// USER_PRJ1
module USER_PRJ1 #( parameter pADDR_WIDTH   = 12,
                   parameter pDATA_WIDTH   = 32
                 )
(
  output wire                        awready,
  output wire                        arready,
  output wire                        wready,
  output wire                        rvalid,
  output wire  [(pDATA_WIDTH-1) : 0] rdata,
  input  wire                        awvalid,
  input  wire                [11: 0] awaddr,
  input  wire                        arvalid,
  input  wire                [11: 0] araddr,
  input  wire                        wvalid,
  input  wire  [(pDATA_WIDTH-1) : 0] wdata,
  input  wire                        rready,
  input  wire                        ss_tvalid,
  input  wire  [(pDATA_WIDTH-1) : 0] ss_tdata,
  input  wire                        sm_tready,
  output wire                        ss_tready,
  output wire                        sm_tvalid,
  output wire  [(pDATA_WIDTH-1) : 0] sm_tdata,
  input  wire                        axi_clk,
  input  wire                        axi_reset_n
);
Size in the first run: about 4000 cells after synthesis, about 850 flip-flops.
make LEC_CHECK=0 CAP_MARGIN=20 CELL_PAD_IN_SITES_DETAIL_PLACEMENT=2 CELL_PAD_IN_SITES_GLOBAL_PLACEMENT=3 CORE_ASPECT_RATIO=0.6 CORE_MARGIN=2 CORE_UTILIZATION=40 CTS_CLUSTER_DIAMETER=123 GPL_ROUTABILITY_DRIVEN=1 HOLD_SLACK_MARGIN=0.16 MAX_ROUTING_LAYER=met5 SLEW_MARGIN=5 TNS_END_PERCENT=90 finish   # period 7.79 ns
run.sh (not shown) runs the stock make flow with config.mk's settings and CLKGATE_MAP_FILE=.
Rerun with:
Settings changed: CELL_PAD_IN_SITES_DETAIL_PLACEMENT 2 to unset, CELL_PAD_IN_SITES_GLOBAL_PLACEMENT 3 to unset, CORE_ASPECT_RATIO 0.6 to unset, CTS_CLUSTER_DIAMETER 123 to unset, GPL_ROUTABILITY_DRIVEN 1 to unset, HOLD_SLACK_MARGIN 0.16 to unset, MAX_ROUTING_LAYER met5 to unset, SLEW_MARGIN 5 to 20, TNS_END_PERCENT 90 to unset.
Clock period 7.79 ns to 9.0 ns, I/O delays scaled along.
Result: The changed run finished with timing, DRC and antenna clean. Setup slack improved by 0.37 ns. Clock skew drops by 0.031 ns. Hold slack got worse by 0.0098 ns. Utilization drops by 1.2 points. Via count drops by 5.4%.
Rerun with:
Settings changed: ABC_AREA set to 1, CORE_UTILIZATION 40 to 51, TNS_END_PERCENT set to 10.
Clock period 9.0 ns to 5.78 ns, I/O delays scaled along.
What happened:
- Now the flow reached the layout checks and failed them: setup timing
- critical path depth came out lower by 1
- final cell count went up by a quarter to a third
Rerun with:
Settings changed: ABC_AREA 1 to 0, CORE_UTILIZATION 51 to 72, CTS_CLUSTER_SIZE set to 44, PLACE_DENSITY set to 0.36, TNS_END_PERCENT 10 to unset.
Clock period 5.78 ns to 4.86 ns, I/O delays scaled along.
What happened:
- The new run finished but failed the layout checks on setup timing
- area after synthesis falls by 4.9%
- clock skew rises by 0.014 ns
- synthesized cell count falls by 27%
- routed wire length falls by 8.1%
- hold slack is worse by 0.073 ns
- first-iteration DRC count rises by 14%
- critical path depth stays the same
Rerun with:
Settings changed: ABC_AREA 0 to unset, CTS_CLUSTER_SIZE 44 to 43, PLACE_DENSITY 0.36 to 0.66, SETUP_SLACK_MARGIN set to 1.72.
Clock period 4.86 ns to 5.99 ns, I/O delays scaled along.
The new run reached the layout checks and failed them: setup timing.
Clock skew falls by 0.0056 ns.
Via count rises by 3.6%.
Clock-buffer cell count rises by 12.
Cell area increases by 1.6%.
Rerun with:
Settings changed: CTS_CLUSTER_SIZE 43 to unset, PLACE_DENSITY 0.66 to 0.65, SETUP_SLACK_MARGIN 1.72 to 1.14.
Clock period 5.99 ns to 6.44 ns, I/O delays scaled along.
After rerunning: The new run ran to the end with violations: setup timing; hold slack improves by 0.051 ns; non-clock buffer count drops by 62.


== delta ==
Starting RTL as in the previous note.
Design USER_PRJ1, start of the top module:
module USER_PRJ1 #( parameter pADDR_WIDTH   = 12,
                   parameter pDATA_WIDTH   = 32
                 )
(
  output wire                        awready,
  output wire                        arready,
  output wire                        wready,
  output wire                        rvalid,
  output wire  [(pDATA_WIDTH-1) : 0] rdata,
  input  wire                        awvalid,
  input  wire                [11: 0] awaddr,
  input  wire                        arvalid,
  input  wire                [11: 0] araddr,
  input  wire                        wvalid,
  input  wire  [(pDATA_WIDTH-1) : 0] wdata,
  input  wire                        rready,
  input  wire                        ss_tvalid,
  input  wire  [(pDATA_WIDTH-1) : 0] ss_tdata,
  input  wire                        sm_tready,
  output wire                        ss_tready,
  output wire                        sm_tvalid,
  output wire  [(pDATA_WIDTH-1) : 0] sm_tdata,
  input  wire                        axi_clk,
  input  wire                        axi_reset_n
);
clock: 4.8 ns
lec_check: 0
cap_margin: 20
cell_pad_in_sites_detail_placement: 0
cell_pad_in_sites_global_placement: 0
core_margin: 2
core_utilization: 72
cts_cluster_size: 42
gpl_routability_driven: 0
max_routing_layer: met5
min_routing_layer: met1
place_density: 0.36
setup_slack_margin: 0.18
slew_margin: 20
tns_end_percent: 10
STATUS run=delta STAGES=ALL_DONE FINAL_CHECKS=FAILED CAUSE=setup timing
What zinc does differently from delta at the input level:
# delta
export LEC_CHECK = 0
export CAP_MARGIN = 20
export CELL_PAD_IN_SITES_DETAIL_PLACEMENT = 0
export CELL_PAD_IN_SITES_GLOBAL_PLACEMENT = 0
export CORE_MARGIN = 2
export CORE_UTILIZATION = 72
export CTS_CLUSTER_SIZE = 42
export GPL_ROUTABILITY_DRIVEN = 0
export MAX_ROUTING_LAYER = met5
export MIN_ROUTING_LAYER = met1
export PLACE_DENSITY = 0.36
export SETUP_SLACK_MARGIN = 0.18
export SLEW_MARGIN = 20
export TNS_END_PERCENT = 10
create_clock -name core_clock -period 4.8 [get_ports {axi_clk}]
# zinc
export LEC_CHECK = 0
export CAP_MARGIN = 20
export CORE_MARGIN = 2
export CORE_UTILIZATION = 31
export SLEW_MARGIN = 20
create_clock -name core_clock -period 8.59 [get_ports {axi_clk}]
Notes after the runs:
- zinc went all the way through synthesis, placement and routing and the layout is clean on timing, DRC and antenna.
- sky130_fd_sc_hd__fa_1 as the critical path's slowest cell was reported by delta, and sky130_fd_sc_hd__dfxtp_1 by zinc.
- The run showing the smaller routed wire length is zinc.
- zinc vs. delta: portion of the layout cell area used by clock cells went up by 0.32 points.
- The final reports for zinc and delta show maximum fanout encountered on the critical timing path higher in the former.
- Between delta and zinc, the utilization is lower for zinc.
- The total number of placement rows of zinc is higher than that of delta.
- Area growth from synthesis to layout for zinc: 2.2 points down relative to delta
- Between delta and zinc, the flow reports count of plain and timing-repair buffers decreasing by more than a quarter.
- In the final reports, the cell area of zinc is smaller than that of delta.
- Against delta, count of clock-buffer cells in the layout in zinc rose by more than 10%.
